==> flow/design.v (excerpt) <==
module cordic_native(
    I_rst_n,                 
    I_clk,                   
    I_init_phase,            
    I_change_phase,           
    I_inc_phase,             
    O_cos,                   
    O_sin                    
    );
Settings: LEC_CHECK=0, CAP_MARGIN=15, CELL_PAD_IN_SITES_DETAIL_PLACEMENT=0, CORE_MARGIN=10, CORE_UTILIZATION=43, PLACE_DENSITY_LB_ADDON=0.26, SETUP_SLACK_MARGIN=-0.1, SLEW_MARGIN=20; clock period 5.49 ns.
run.sh (not shown) runs the stock make flow with config.mk's settings and CLKGATE_MAP_FILE=.
Edit:
==> flow/config.mk (replaced) <==
export PLATFORM = sky130hd
export DESIGN_NAME = cordic_native
export DESIGN_NICKNAME = cordic_native
export VERILOG_FILES = /design/flow/design.v
export SDC_FILE = /design/flow/constraint.sdc
export NUM_CORES = 4
export LEC_CHECK = 0
export CAP_MARGIN = 20
export CORE_MARGIN = 2
export CORE_UTILIZATION = 40
export SLEW_MARGIN = 20
==> flow/constraint.sdc (replaced) <==
create_clock -name core_clock -period 5.0 [get_ports {I_clk}]
set_input_delay 1.0000 -clock core_clock [delete_from_list [all_inputs] [get_ports {I_clk}]]
set_output_delay 1.0000 -clock core_clock [all_outputs]
set_load 0.01 [all_outputs]
The new run finished clean. Global-route usage rises by 0.53 points. Clock-buffer cell count rises by 11. Area after synthesis stays the same. Register-to-register slack got worse by 210 ps. Routed wire length rises by 1.2%. Cell area rises by 0.83%. Core utilization falls by 3.0 points. Setup slack got worse by 500 ps.


Starting RTL as in the previous note.
make LEC_CHECK=0 CAP_MARGIN=20 CORE_MARGIN=2 CORE_UTILIZATION=68 CTS_CLUSTER_DIAMETER=25 CTS_CLUSTER_SIZE=33 SETUP_SLACK_MARGIN=1.15 SLEW_MARGIN=20 finish   # period 4.33 ns
The first run completed without violations.
Edit:
Settings changed: CORE_UTILIZATION 68 to 64, CTS_CLUSTER_DIAMETER 25 to default, CTS_CLUSTER_SIZE 33 to default, SETUP_SLACK_MARGIN 1.15 to 0.74.
Clock period 4.33 ns to 3.32 ns, I/O delays scaled along.
After rerunning:
- The changed run finished with timing, DRC and antenna clean
- sequential cell count is unchanged
- wire length came out higher by a quarter to a third
- worst setup slack gets worse by 0.92 ns
- final cell count came out higher by a little under a tenth
- utilization came out higher by 4.2 points
- die size came out higher by a few percent
Edit:
Settings changed: ABC_AREA from default to 1, CORE_UTILIZATION 64 to 70, SETUP_SLACK_MARGIN 0.74 to default.
Clock period 3.32 ns to 2.84 ns, I/O delays scaled along.
What happened: Now the flow produced a layout that fails on negative setup slack; non-clock buffer count drops by 382; via count climbs by 6.5%; clock skew climbs by 0.011 ns; routed wire length drops by 12%; hold slack gains 0.013 ns; final area drops by 13%.
Edit:
Settings changed: CORE_UTILIZATION 70 to 66.
Clock period 2.84 ns to 3.36 ns, I/O delays scaled along.
=>
- The new run completed without violations
- first-iteration DRC count falls by 33%
- clock-buffer cell count fell by 2
- cell count is lower by 1.4%
- core utilization decreases by 8.8 points
- via count goes down by 5.2%
- synthesized cell count does not change
- sequential cell count does not change


cordic_native again, from the RTL that the note above started with.
make LEC_CHECK=0 CAP_MARGIN=10 CELL_PAD_IN_SITES_DETAIL_PLACEMENT=2 CELL_PAD_IN_SITES_GLOBAL_PLACEMENT=2 CORE_ASPECT_RATIO=1.92 CORE_MARGIN=3 CORE_UTILIZATION=66 CTS_CLUSTER_DIAMETER=226 HOLD_SLACK_MARGIN=0.15 MAX_ROUTING_LAYER=met4 MIN_ROUTING_LAYER=met2 SETUP_SLACK_MARGIN=1.37 SLEW_MARGIN=20 TNS_END_PERCENT=25 finish   # period 7.3 ns
The first run never finished: it broke off in 3_1_place_gp_skip_io on GPL-0301.
Edit:
CAP_MARGIN = 20   (was 10)
CELL_PAD_IN_SITES_DETAIL_PLACEMENT = unset   (was 2)
CELL_PAD_IN_SITES_GLOBAL_PLACEMENT = unset   (was 2)
CORE_ASPECT_RATIO = unset   (was 1.92)
CORE_MARGIN = 2   (was 3)
CORE_UTILIZATION = 23   (was 66)
CTS_CLUSTER_DIAMETER = unset   (was 226)
HOLD_SLACK_MARGIN = unset   (was 0.15)
MAX_ROUTING_LAYER = unset   (was met4)
MIN_ROUTING_LAYER = unset   (was met2)
SETUP_SLACK_MARGIN = unset   (was 1.37)
TNS_END_PERCENT = unset   (was 25)
clock period = 4.1 ns   (was 7.3 ns; I/O delays follow)
The new run went through all stages and came out clean.
Synthesized cell count stays the same.
Die size grows to 2.8 times its value.
Synthesized area stays the same.
Edit:
ABC_AREA = 1   (was unset)
CORE_UTILIZATION = 70   (was 23)
CTS_CLUSTER_SIZE = 71   (was unset)
PLACE_DENSITY = 0.65   (was unset)
clock period = 2.42 ns   (was 4.1 ns; I/O delays follow)
What happened: This time the run did not get past 5_1_grt, error GRT-0116; die area is lower by well over a third; synthesized area came out higher by a few percent; synthesized cell count goes up by about a fifth.
Edit:
ABC_AREA = unset   (was 1)
CORE_UTILIZATION = 72   (was 70)
CTS_CLUSTER_SIZE = unset   (was 71)
PLACE_DENSITY = unset   (was 0.65)
PLACE_DENSITY_LB_ADDON = 0.18   (was unset)
clock period = 3.45 ns   (was 2.42 ns; I/O delays follow)
The new run ran to the end with no violations.
Synthesized area is lower by about 3.6%.
Die size shrinks by 6.2%.
Synthesized cell count falls by about 18%.


Setup of exp/raven:
Starting RTL as in the previous note.
export LEC_CHECK = 0
export ABC_AREA = 1
export CAP_MARGIN = 10
export CORE_ASPECT_RATIO = 0.71
export CORE_MARGIN = 2
export CORE_UTILIZATION = 72
export CTS_CLUSTER_DIAMETER = 313
export CTS_CLUSTER_SIZE = 15
export MAX_ROUTING_LAYER = met5
export PLACE_DENSITY_LB_ADDON = 0.2
export SETUP_SLACK_MARGIN = 0.82
export SLEW_MARGIN = 20
export TNS_END_PERCENT = 90
create_clock -name core_clock -period 2.75 [get_ports {I_clk}]
Run status, exp/raven: aborted in 5_1_grt, error GRT-0232
What exp/onyx does differently from exp/raven at the input level:
Settings: a deleted CORE_ASPECT_RATIO that had been 0.71; a change of CAP_MARGIN from 10 to 20; a deleted SETUP_SLACK_MARGIN that had been 0.82; a change of CORE_UTILIZATION from 72 to 40; a deleted MAX_ROUTING_LAYER that had been met5; a deleted CTS_CLUSTER_SIZE that had been 15; a deleted PLACE_DENSITY_LB_ADDON that had been 0.2; a deleted ABC_AREA that had been 1; a deleted CTS_CLUSTER_DIAMETER that had been 313; a deleted TNS_END_PERCENT that had been 90; a change of the clock period (ns, I/O delays scaled along) from 2.75 to 4.1.
Results
Having completed the whole flow, exp/onyx delivered a layout that passed the timing, DRC and antenna checks. exp/onyx: area fraction in and, or, nand and nor cells is 1.6 points lower than what exp/raven reported. In the tables for exp/raven and exp/onyx, starting utilization of the core area reads higher with exp/raven. exp/onyx against exp/raven: number of distinct standard cells referenced by the synthesized netlist now sits higher; last weighted congestion value of the routability-driven placer fell 0.095. Compared with exp/raven, exp/onyx shows area after synthesis lower by 3.6%. Fraction of the yosys area taken by sequential cells up 1.1 points in exp/onyx wrt exp/raven. Between exp/raven and exp/onyx, the horizontal extent of the die is higher for exp/onyx.
Modified inputs, exp/fjord compared to exp/onyx
Settings: setting CTS_CLUSTER_SIZE to 32 for the first time; changing CORE_UTILIZATION from 40 to 72; setting SETUP_SLACK_MARGIN to 0.51 for the first time; changing the clock period (ns, I/O delays scaled along) from 4.1 to 3.32.
## What came out
exp/fjord finished all stages; layout check result: FAIL, due to negative setup slack.
Comparing the two runs side by side, exp/fjord comes out behind exp/onyx on setup slack.
Note that the multi-input logic area recorded for exp/onyx amounts to 0.878 times the value seen in exp/fjord.
The inputs of exp/harbor differ from those of exp/fjord as listed below.
Settings: SETUP_SLACK_MARGIN now 0.95, was 0.51; CAP_MARGIN now 0, was 20; PLACE_DENSITY_LB_ADDON now 0.2, previously not set; CTS_CLUSTER_SIZE now 93, was 32.
### Flow results
In the summary table, exp/harbor is marked failed, with error GRT-0116 raised in 5_1_grt.
Re area after synthesis: no difference whatsoever between exp/harbor and exp/fjord.
exp/fjord → exp/harbor: post-synthesis cell count from yosys held, detailed placement HPWL grew by about 0.9%, pre-CTS setup slack shows a reduction of 63 ps, number of post-CTS setup repair buffers rose by 345.
diff inputs: exp/harbor => exp/yarrow
Settings: an added PLACE_DENSITY of 0.65; a change of CAP_MARGIN from 0 to 20; a deleted CTS_CLUSTER_SIZE that had been 93; a deleted PLACE_DENSITY_LB_ADDON that had been 0.2; a change of SETUP_SLACK_MARGIN from 0.95 to 0.37; a change of the clock period (ns, I/O delays scaled along) from 3.32 to 3.24.
## What came out
- Among exp/harbor and exp/yarrow, the run that stopped before the end is exp/harbor, and it is the only one.
- | exp/yarrow | all stages done | FAIL | negative setup slack |
- No final results exist for exp/harbor, since it was stopped by error GRT-0116 during 5_1_grt.
- Diff exp/harbor -> exp/yarrow: placement-stage cell area -1.8%; number of resized instances in the post-cts repair step decreased by 331 relative to the old numbers.
- Summary of exp/yarrow over exp/harbor: cell count after placement went up by 85; worst-case setup slack after placement went down by 27 ps; HPWL after detailed placement went down by 2.1%.
Here is what was changed in the inputs of exp/xenon compared with exp/yarrow.
Settings: SETUP_SLACK_MARGIN changed from 0.37 to 0.34; CAP_MARGIN changed from 20 to 0; PLACE_DENSITY removed (was 0.65); the clock period (ns, I/O delays scaled along) changed from 3.24 to 3.32.
Results
Summary of exp/yarrow and exp/xenon: one run falls short of a clean finish, namely exp/yarrow. In exp/yarrow the implementation completed, yet the final layout does not meet the checks, the culprit being negative setup slack. In exp/xenon, the total of plain and repair buffers excluding clock buffers came out 112 below the value in exp/yarrow. exp/xenon -> exp/yarrow: inverter count of the layout excluding clock inverters delta 0, exact match. When exp/xenon is measured against exp/yarrow, its post-layout minimum cycle time turns out 230 ps lower. Diff exp/yarrow -> exp/xenon: sum of routed wire length over all layers now smaller; fill cell total of the finished layout went up by 23%. Per the comparison of exp/xenon with exp/yarrow, highest attainable clock frequency moved up, initial antenna violation count comparable. For exp/xenon, the uppermost signal routing layer after detailed routing was met4, unlike exp/yarrow, where it was met5.
